==> flow/design.v <==
module pwm_hw(
input clk,      			 
input reset,  			     
input red,                   
input green,                 
input blue,                  
output [19:0] Red_High_HW,   
output [19:0] Red_Low_HW,    
output [19:0] Green_High_HW, 
output [19:0] Green_Low_HW,  
output [19:0] Blue_High_HW,  
output [19:0] Blue_Low_HW    
             );
HW_PWM Red(.clk(clk),.reset(reset),.Colour_input(red),.High_Count(Red_High_HW),.Low_Count(Red_Low_HW));           
HW_PWM Green(.clk(clk),.reset(reset),.Colour_input(green),.High_Count(Green_High_HW), .Low_Count(Green_Low_HW));  
HW_PWM Blue(.clk(clk),.reset(reset),.Colour_input(blue),.High_Count(Blue_High_HW), .Low_Count(Blue_Low_HW));      
endmodule
module HW_PWM(
input clk,                     
input reset,                   
input Colour_input,            
output reg [19:0] High_Count,  
output reg [19:0] Low_Count    
            );
reg PrevPwm;                   
reg [19:0]Count;               
always@(posedge clk)
begin
if (!reset)                    
    begin
	Count<=20'b0;
	High_Count<=20'b0;
	Low_Count<=20'b0;          
	PrevPwm<=1'b0;
	end
else if(Colour_input==1)       
   begin
	if(PrevPwm!=Colour_input)  
		begin
 		Low_Count<=Count;      
		PrevPwm<=1'b1;         
		Count<=20'b0;          
		end
	else
		begin                  
		Count<=Count+1'b1;     
		end
  end
else if(Colour_input==0)       
	begin
	if(PrevPwm!=Colour_input)  
		begin
		High_Count<=Count;     
		PrevPwm<=Colour_input; 
		Count<=20'b0;          
		end
else
     begin                     
     Count<=Count+1'b1;        
     end     
end
end			
endmodule			
Settings: LEC_CHECK=0, ABC_AREA=1, CAP_MARGIN=20, CORE_ASPECT_RATIO=0.5, CORE_MARGIN=2, CORE_UTILIZATION=64, CTS_CLUSTER_DIAMETER=222, CTS_CLUSTER_SIZE=100, PLACE_DENSITY=0.6, SLEW_MARGIN=20, TNS_END_PERCENT=10; clock period 1.01 ns.
run.sh (not shown) runs the stock make flow with config.mk's settings and CLKGATE_MAP_FILE=.
The starting point aborted during 4_1_cts with DPL-0033.
Rerun with:
ABC_AREA = default   (was 1)
CORE_ASPECT_RATIO = default   (was 0.5)
CORE_UTILIZATION = 40   (was 64)
CTS_CLUSTER_DIAMETER = 395   (was 222)
SETUP_SLACK_MARGIN = 0.35   (was default)
TNS_END_PERCENT = default   (was 10)
clock period = 2.0 ns   (was 1.01 ns; I/O delays follow)
After rerunning: Now the flow passed the timing, design-rule and antenna checks. Die size rose by 60%. Synthesized area rose by about 2.3%. Synthesized cell count fell by 23%.
Rerun with:
CORE_UTILIZATION = 64   (was 40)
CTS_CLUSTER_DIAMETER = default   (was 395)
CTS_CLUSTER_SIZE = default   (was 100)
SETUP_SLACK_MARGIN = default   (was 0.35)
clock period = 1.55 ns   (was 2.0 ns; I/O delays follow)
Result: The changed run ran to the end with violations: negative setup slack. Count of clock-buffer cells in the layout rose by 3. Hold slack gets worse by 97 ps. Clock skew fell by 3.2 ps. Cell count fell by 4.2%. Design area rose by 2.2%. First-iteration DRC count rose to 2.7 times its value. Clock power rose by 23%. Via count rose by 11%.
Rerun with:
ABC_AREA = 1   (was default)
CORE_UTILIZATION = 70   (was 64)
CTS_CLUSTER_DIAMETER = 243   (was default)
CTS_CLUSTER_SIZE = 22   (was default)
clock period = 0.94 ns   (was 1.55 ns; I/O delays follow)
This time the run never finished: it broke off in 3_5_place_dp.
Synthesized area decreases by 2.2%.
Die area came out lower by 10%.
Synthesized cell count increases by 30%.

// pwm_hw: RTL as listed in full above, without the edits since
Settings: LEC_CHECK=0, CAP_MARGIN=20, CORE_MARGIN=2, CORE_UTILIZATION=67, CTS_CLUSTER_DIAMETER=268, CTS_CLUSTER_SIZE=95, PLACE_DENSITY=0.4, SLEW_MARGIN=20; clock period 1.37 ns.
The first run did not get past global routing (5_1_grt).
==> next run, changes <==
Settings changed: ABC_AREA set to 1, CORE_UTILIZATION 67 to 64, CTS_CLUSTER_DIAMETER 268 to unset, CTS_CLUSTER_SIZE 95 to unset, PLACE_DENSITY 0.4 to 0.6.
Clock period 1.37 ns to 2.43 ns, I/O delays scaled along.
After rerunning: The new run produced a clean layout; area after synthesis shrinks by 2.2%; die area rose by 2.3%; synthesized cell count is higher by about 30%.
==> next run, changes <==
Settings changed: ABC_AREA 1 to unset, CORE_UTILIZATION 64 to 67, CTS_CLUSTER_SIZE set to 23.
Clock period 2.43 ns to 1.53 ns, I/O delays scaled along.
Result:
- Now the flow completed, yet does not pass: setup timing
- synthesized area came out higher by a few percent
- setup slack got worse by 0.77 ns
- wire length came out higher by a quarter to a third
- utilization came out higher by 9.0 points
- non-clock buffer count came out higher by 68
- flip-flop count is unchanged
- final cell count came out lower by roughly a tenth
==> next run, changes <==
Settings changed: CORE_UTILIZATION 67 to 58, CTS_CLUSTER_SIZE 23 to 40, PLACE_DENSITY 0.6 to unset.
Clock period 1.53 ns to 0.992 ns, I/O delays scaled along.
Outcome:
- The changed run ended with an error in clock tree synthesis (4_1_cts) (DPL-0038)
- synthesized area does not change
- die area is higher by 15%
- synthesized cell count does not change
==> next run, changes <==
Settings changed: CORE_UTILIZATION 58 to 72, CTS_CLUSTER_DIAMETER set to 363, CTS_CLUSTER_SIZE 40 to 33.
Clock period 0.992 ns to 1.69 ns, I/O delays scaled along.
The changed run aborted during clock tree synthesis (4_1_cts).
Area after synthesis does not change.
Synthesized cell count is unchanged.
Die area decreases by 19%.
==> next run, changes <==
Settings changed: CORE_UTILIZATION 72 to 68.
Clock period 1.69 ns to 1.73 ns, I/O delays scaled along.
The changed run completed and failed the layout checks on setup timing.
Synthesized cell count stays the same.
Die size came out higher by 5.7%.
Area after synthesis is unchanged.

run 1:
RTL: the design.v shown in full above, as it stands there.
Settings: LEC_CHECK=0, ABC_AREA=1, CAP_MARGIN=20, CELL_PAD_IN_SITES_DETAIL_PLACEMENT=2, CORE_ASPECT_RATIO=0.57, CORE_MARGIN=6, CORE_UTILIZATION=20, CTS_CLUSTER_DIAMETER=363, CTS_CLUSTER_SIZE=32, GPL_ROUTABILITY_DRIVEN=0, HOLD_SLACK_MARGIN=0.27, MAX_ROUTING_LAYER=met5, MIN_ROUTING_LAYER=met1, PLACE_DENSITY_LB_ADDON=0.01, SLEW_MARGIN=0, TNS_END_PERCENT=90; clock period 1.53 ns.
> inputs changed (run 1 -> run 2)
Settings: SLEW_MARGIN changed from 0 to 10; TNS_END_PERCENT changed from 90 to 85; ABC_AREA changed from 1 to 0; CORE_UTILIZATION changed from 20 to 42; CTS_CLUSTER_DIAMETER removed (was 363); MIN_ROUTING_LAYER changed from met1 to met2; CTS_CLUSTER_SIZE removed (was 32).
Notes after the runs:
Run 2 did not finish; the tool stopped in clock tree synthesis (4_1_cts) with error DPL-0033. Run 2 vs run 1: standard-cell row count down in run 2. Per the comparison of run 2 with run 1, placed wire-length estimate fell 1100 um, total die area went down, fraction of the mapped netlist area in adder cells flat, synthesized area went up, XOR/XNOR share of the synthesized area picked up an extra 4.3 points. Mean instance size in the synthesized netlist: run 2 vs run 1 up 33%.
#### Input delta (run 3 over run 2)
Settings: swapping 10 for 0 in SLEW_MARGIN; swapping 42 for 20 in CORE_UTILIZATION; swapping 0 for 1 in ABC_AREA; putting CTS_CLUSTER_SIZE at 32 where nothing was set; swapping met2 for met1 in MIN_ROUTING_LAYER.
Notes after the runs:
- Run 3 reached the end of the flow, and the finished layout is clean on the timing, design-rule and antenna checks.
- Measured against run 2, the die size of run 3 comes out at 1.9 times the reference value.
- [compare] base=run 2 new=run 3: synthesized instance count higher; post-synthesis chip area from yosys now sits lower; count of different cell masters after synthesis down 11.
- Summary of run 3 over run 2: average instance area after synthesis went down 25%; number of enable flip-flop cells has remained practically unchanged; post-placement cell area decreased by 1.7% relative to the old numbers; aoi/oai-family share of the synthesized area went up; post-synthesis simple-gate area fraction -1.5 points.
- Compared with run 2, run 3 shows a higher number of placed cells counting well taps.
Relative to run 3, the following input files were edited for run 4:
Settings: a deleted HOLD_SLACK_MARGIN that had been 0.27; a change of SLEW_MARGIN from 0 to 25; a deleted CORE_ASPECT_RATIO that had been 0.57; a deleted CELL_PAD_IN_SITES_DETAIL_PLACEMENT that had been 2; a change of MAX_ROUTING_LAYER from met5 to met4; a deleted PLACE_DENSITY_LB_ADDON that had been 0.01; a deleted MIN_ROUTING_LAYER that had been met1; a change of ABC_AREA from 1 to 0; a change of CORE_MARGIN from 6 to 2; a change of CORE_UTILIZATION from 20 to 59; a deleted CTS_CLUSTER_SIZE that had been 32; an added PLACE_DENSITY of 0.6; an added SETUP_SLACK_MARGIN of 0.28; a change of the clock period (ns, I/O delays scaled along) from 1.53 to 0.992.
Findings:
The flow ran to completion for all of run 3 and run 4 but run 4, which stopped partway. Run 4 did not finish; a tool error ended it in clock tree synthesis (4_1_cts). Summary of run 4 over run 3: fraction of the mapped netlist area in simple logic gates higher, detailed-placement wirelength estimate lower, post-synthesis instance total lower, worst slack at placement lower.
Here is what was changed in the inputs of run 5 compared with run 4.
Settings: swapping 59 for 64 in CORE_UTILIZATION; clearing TNS_END_PERCENT, which used to be 85; swapping 25 for 20 in SLEW_MARGIN; putting CTS_CLUSTER_SIZE at 31 where nothing was set; clearing ABC_AREA, which used to be 0; clearing GPL_ROUTABILITY_DRIVEN, which used to be 0; clearing MAX_ROUTING_LAYER, which used to be met4; clearing SETUP_SLACK_MARGIN, which used to be 0.28; swapping 0.992 for 1.55 in the clock period (ns, I/O delays scaled along).
--- outcome ---
| run 5 | all stages done | FAIL | setup timing |. Area reported by Yosys stat came out exactly the same in run 4 and run 5. Starting density of the core: run 5 > run 4. Run 5 improves on run 4 in total die size. Summary — post-placement setup slack, run 5 relative to run 4: higher, by 0.44 ns. Run 5 vs run 4: post-DP HPWL down. The number of placement rows in run 5 sits 5.0% below the value recorded for run 4. Area of placed instances, run 4 and run 5: higher on run 4.
## Diff of input files: run 6 against run 5
Settings: setting SETUP_SLACK_MARGIN to 0.31 for the first time; changing the clock period (ns, I/O delays scaled along) from 1.55 to 0.997.
--- outcome ---
Run 6 did not finish; a tool error ended it in clock tree synthesis (4_1_cts).
Run 5 -> run 6: number of placed I/O pins delta 0, exact match
Run 6 does worse than run 5 on half-perimeter wire length after placement.
Count of placed standard cells including taps in run 6 vs run 5: up 76
Floorplan row count came out exactly the same in run 5 and run 6.
Comparing run 6 against run 5, there is no change at all in fraction of registers with async set/reset.
Looking at run 5 and run 6, the parity-gate share of the synthesized area counting xor and xnor cells is a wash.
Run 5 → run 6: cell area after placement grew by 11%, worst slack at placement shrank by 0.56 ns.

Setup of v6:
// pwm_hw: RTL as listed in full above, without the edits since
clock: 2.0 ns
lec_check: 0
cap_margin: 20
cell_pad_in_sites_global_placement: 1
core_margin: 2
core_utilization: 52
cts_cluster_diameter: 340
cts_cluster_size: 100
hold_slack_margin: -0.05
setup_slack_margin: 0.46
slew_margin: 20
tns_end_percent: 20
Both conditions hold for v6: the flow ran to the end and the final layout passed the timing, design-rule and antenna checks.
The following lists how v7 was set up differently from v6:
# v6
export LEC_CHECK = 0
export CAP_MARGIN = 20
export CELL_PAD_IN_SITES_GLOBAL_PLACEMENT = 1
export CORE_MARGIN = 2
export CORE_UTILIZATION = 52
export CTS_CLUSTER_DIAMETER = 340
export CTS_CLUSTER_SIZE = 100
export HOLD_SLACK_MARGIN = -0.05
export SETUP_SLACK_MARGIN = 0.46
export SLEW_MARGIN = 20
export TNS_END_PERCENT = 20
create_clock -name core_clock -period 2.0 [get_ports {clk}]
# v7
export LEC_CHECK = 0
export CAP_MARGIN = 20
export CELL_PAD_IN_SITES_GLOBAL_PLACEMENT = 1
export CORE_ASPECT_RATIO = 0.5
export CORE_MARGIN = 2
export CORE_UTILIZATION = 30
export CTS_CLUSTER_DIAMETER = 340
export CTS_CLUSTER_SIZE = 100
export HOLD_SLACK_MARGIN = -0.05
export SLEW_MARGIN = 20
export TNS_END_PERCENT = 20
create_clock -name core_clock -period 2.0 [get_ports {clk}]
### Flow results
Having completed the whole flow, v7 delivered a layout that passed the timing, design-rule and antenna checks. v7 against v6: number of clock buffers in the layout fell 1, met3 usage fell 1.5 points, placer's final routability congestion estimate fell 9.4%, final cycle utilization of the critical path rose 4.3 points. Side by side, cell area turned out higher in v7 than in v6. Between v7 and v6, it is v7 whose met2 global-route usage is lower, by 13 points. Non-clock buffer count of v7 falls short of that of v6 slightly. For floorplan die area, dividing the value from v6 by the value from v7 gives 0.58. On v7: clock power is 21% higher than what v6 gave.

RTL: the design.v shown in full above, as it stands there.
Settings: LEC_CHECK=0, ABC_AREA=1, CAP_MARGIN=20, CELL_PAD_IN_SITES_GLOBAL_PLACEMENT=1, CORE_MARGIN=2, CORE_UTILIZATION=52, CTS_CLUSTER_DIAMETER=340, CTS_CLUSTER_SIZE=100, HOLD_SLACK_MARGIN=-0.05, SLEW_MARGIN=20, TNS_END_PERCENT=20; clock period 2.0 ns.
The starting point completed without violations.
Rerun with:
==> flow/config.mk (replaced) <==
export PLATFORM = sky130hd
export DESIGN_NAME = pwm_hw
export DESIGN_NICKNAME = pwm_hw
export VERILOG_FILES = /design/flow/design.v
export SDC_FILE = /design/flow/constraint.sdc
export NUM_CORES = 4
export LEC_CHECK = 0
export CAP_MARGIN = 5
export CORE_MARGIN = 8
export CORE_UTILIZATION = 38
export CTS_CLUSTER_SIZE = 22
export GPL_TIMING_DRIVEN = 0
export MAX_ROUTING_LAYER = met4
export PLACE_DENSITY_LB_ADDON = 0.0
export SLEW_MARGIN = 20
export TNS_END_PERCENT = 10
Synthesized cell count decreases by 23%.
Maximum frequency decreases by 7.9%.
Clock skew increases by 0.0057 ns.
Synthesized area increases by 2.3%.
Wire length increases by 1.9%.
Cell area increases by 2.2%.
Total power decreases by 16%.
Sequential cell count is unchanged.
Clock power decreases by 8.5%.
Hold slack got worse by 0.045 ns.
First-iteration DRC count decreases by 57%.
Rerun with:
==> flow/config.mk (replaced) <==
export PLATFORM = sky130hd
export DESIGN_NAME = pwm_hw
export DESIGN_NICKNAME = pwm_hw
export VERILOG_FILES = /design/flow/design.v
export SDC_FILE = /design/flow/constraint.sdc
export NUM_CORES = 4
export LEC_CHECK = 0
export CAP_MARGIN = 20
export CORE_ASPECT_RATIO = 0.5
export CORE_MARGIN = 2
export CORE_UTILIZATION = 61
export CTS_CLUSTER_DIAMETER = 395
export CTS_CLUSTER_SIZE = 100
export PLACE_DENSITY = 0.86
export SETUP_SLACK_MARGIN = 0.2
export SLEW_MARGIN = 20
export TNS_END_PERCENT = 5
Total power increases by about 3.5%.
Worst setup slack gains 0.087 ns.
Area after synthesis does not change.
Worst hold slack loses 0.082 ns.
Rerun with:
==> flow/config.mk (replaced) <==
export PLATFORM = sky130hd
export DESIGN_NAME = pwm_hw
export DESIGN_NICKNAME = pwm_hw
export VERILOG_FILES = /design/flow/design.v
export SDC_FILE = /design/flow/constraint.sdc
export NUM_CORES = 4
export LEC_CHECK = 0
export CAP_MARGIN = 5
export CORE_ASPECT_RATIO = 0.51
export CORE_MARGIN = 9
export CORE_UTILIZATION = 38
export CTS_CLUSTER_SIZE = 22
export GPL_ROUTABILITY_DRIVEN = 0
export GPL_TIMING_DRIVEN = 0
export HOLD_SLACK_MARGIN = -0.06
export MAX_ROUTING_LAYER = met4
export MIN_ROUTING_LAYER = met2
export PLACE_DENSITY_LB_ADDON = 0.0
export SETUP_SLACK_MARGIN = 0.07
export SLEW_MARGIN = 20
export TNS_END_PERCENT = 75
Result:
- With this change the flow reached the layout checks and failed them: DRC
- wire length grows by 21%
- non-clock buffer count grows by 5
- power shrinks by 0.77%
- worst setup slack gets worse by 0.083 ns
- cell count grows by 7.8%
- global-route usage grows by 1.0 points

// pwm_hw: RTL as listed in full above, without the edits since
==> flow/config.mk <==
export PLATFORM = sky130hd
export DESIGN_NAME = pwm_hw
export DESIGN_NICKNAME = pwm_hw
export VERILOG_FILES = /design/flow/design.v
export SDC_FILE = /design/flow/constraint.sdc
export NUM_CORES = 4
export LEC_CHECK = 0
export CAP_MARGIN = 20
export CORE_MARGIN = 2
export CORE_UTILIZATION = 61
export CTS_CLUSTER_DIAMETER = 395
export CTS_CLUSTER_SIZE = 100
export PLACE_DENSITY = 0.86
export SETUP_SLACK_MARGIN = 0.35
export SLEW_MARGIN = 20
export TNS_END_PERCENT = 5
==> flow/constraint.sdc <==
create_clock -name core_clock -period 2.0 [get_ports {clk}]
set_input_delay 0.4000 -clock core_clock [delete_from_list [all_inputs] [get_ports {clk}]]
set_output_delay 0.4000 -clock core_clock [all_outputs]
set_load 0.01 [all_outputs]
Rerun with:
==> flow/config.mk (replaced) <==
export PLATFORM = sky130hd
export DESIGN_NAME = pwm_hw
export DESIGN_NICKNAME = pwm_hw
export VERILOG_FILES = /design/flow/design.v
export SDC_FILE = /design/flow/constraint.sdc
export NUM_CORES = 4
export LEC_CHECK = 0
export CAP_MARGIN = 5
export CORE_ASPECT_RATIO = 0.51
export CORE_MARGIN = 9
export CORE_UTILIZATION = 38
export CTS_CLUSTER_SIZE = 22
export GPL_TIMING_DRIVEN = 0
export HOLD_SLACK_MARGIN = -0.06
export MAX_ROUTING_LAYER = met4
export PLACE_DENSITY_LB_ADDON = 0.0
export SETUP_SLACK_MARGIN = 0.07
export SLEW_MARGIN = 20
export TNS_END_PERCENT = 75
The changed run completed with no timing, DRC or antenna violations.
Final cell count rose by 11%.
Design area is about the same.
Synthesized cell count does not change.
Routed wire length came out higher by about 9%.
Setup slack got worse by 0.11 ns.
Maximum frequency fell by about 6%.
Via count decreases by 5.2%.
Synthesized area is unchanged.
Total power grows by about 6%.
Sequential power is about the same.
Utilization drops by 31 points.
Rerun with:
==> flow/config.mk (replaced) <==
export PLATFORM = sky130hd
export DESIGN_NAME = pwm_hw
export DESIGN_NICKNAME = pwm_hw
export VERILOG_FILES = /design/flow/design.v
export SDC_FILE = /design/flow/constraint.sdc
export NUM_CORES = 4
export LEC_CHECK = 0
export CAP_MARGIN = 20
export CELL_PAD_IN_SITES_GLOBAL_PLACEMENT = 1
export CORE_MARGIN = 2
export CORE_UTILIZATION = 65
export CTS_CLUSTER_DIAMETER = 340
export CTS_CLUSTER_SIZE = 100
export HOLD_SLACK_MARGIN = -0.05
export SETUP_SLACK_MARGIN = 0.31
export SLEW_MARGIN = 20
export TNS_END_PERCENT = 20
=> The new run aborted during global placement, error GPL-0301; die size fell by about 50%; area after synthesis is unchanged; synthesized cell count does not change.
Rerun with:
--- a/flow/config.mk
+++ b/flow/config.mk
@@ -9 +8,0 @@
-export CELL_PAD_IN_SITES_GLOBAL_PLACEMENT = 1
@@ -11 +10 @@
-export CORE_UTILIZATION = 65
+export CORE_UTILIZATION = 52
@@ -15 +13,0 @@
-export SETUP_SLACK_MARGIN = 0.31
@@ -17 +14,0 @@
-export TNS_END_PERCENT = 20
With this change the flow ran to the end with no violations. Synthesized cell count stays the same. Die size went up by a quarter to a third. Synthesized area does not change.
Rerun with:
--- a/flow/config.mk
+++ b/flow/config.mk
@@ -10,4 +10,2 @@
-export CORE_UTILIZATION = 52
-export CTS_CLUSTER_DIAMETER = 340
-export CTS_CLUSTER_SIZE = 100
-export HOLD_SLACK_MARGIN = -0.05
+export CORE_UTILIZATION = 40
+export PLACE_DENSITY = 0.6
Cell count is higher by about 5%.
Die size rose by about 30%.
Total power is about the same.
Setup slack stays flat.
Rerun with:
--- a/flow/config.mk
+++ b/flow/config.mk
@@ -8,0 +9 @@
+export CELL_PAD_IN_SITES_GLOBAL_PLACEMENT = 1
@@ -10,2 +11,6 @@
-export CORE_UTILIZATION = 40
-export PLACE_DENSITY = 0.6
+export CORE_UTILIZATION = 58
+export CTS_CLUSTER_DIAMETER = 340
+export CTS_CLUSTER_SIZE = 100
+export HOLD_SLACK_MARGIN = -0.05
+export PLACE_DENSITY = 0.89
+export SETUP_SLACK_MARGIN = 0.25
@@ -12,0 +18 @@
+export TNS_END_PERCENT = 20
After rerunning: Cell count is lower by a few percent; clock-buffer cell count stays the same; utilization grows by 25 points; clock power is about the same; first-iteration DRC count is higher by well over a third.
Power and IR drop assume default switching activity.
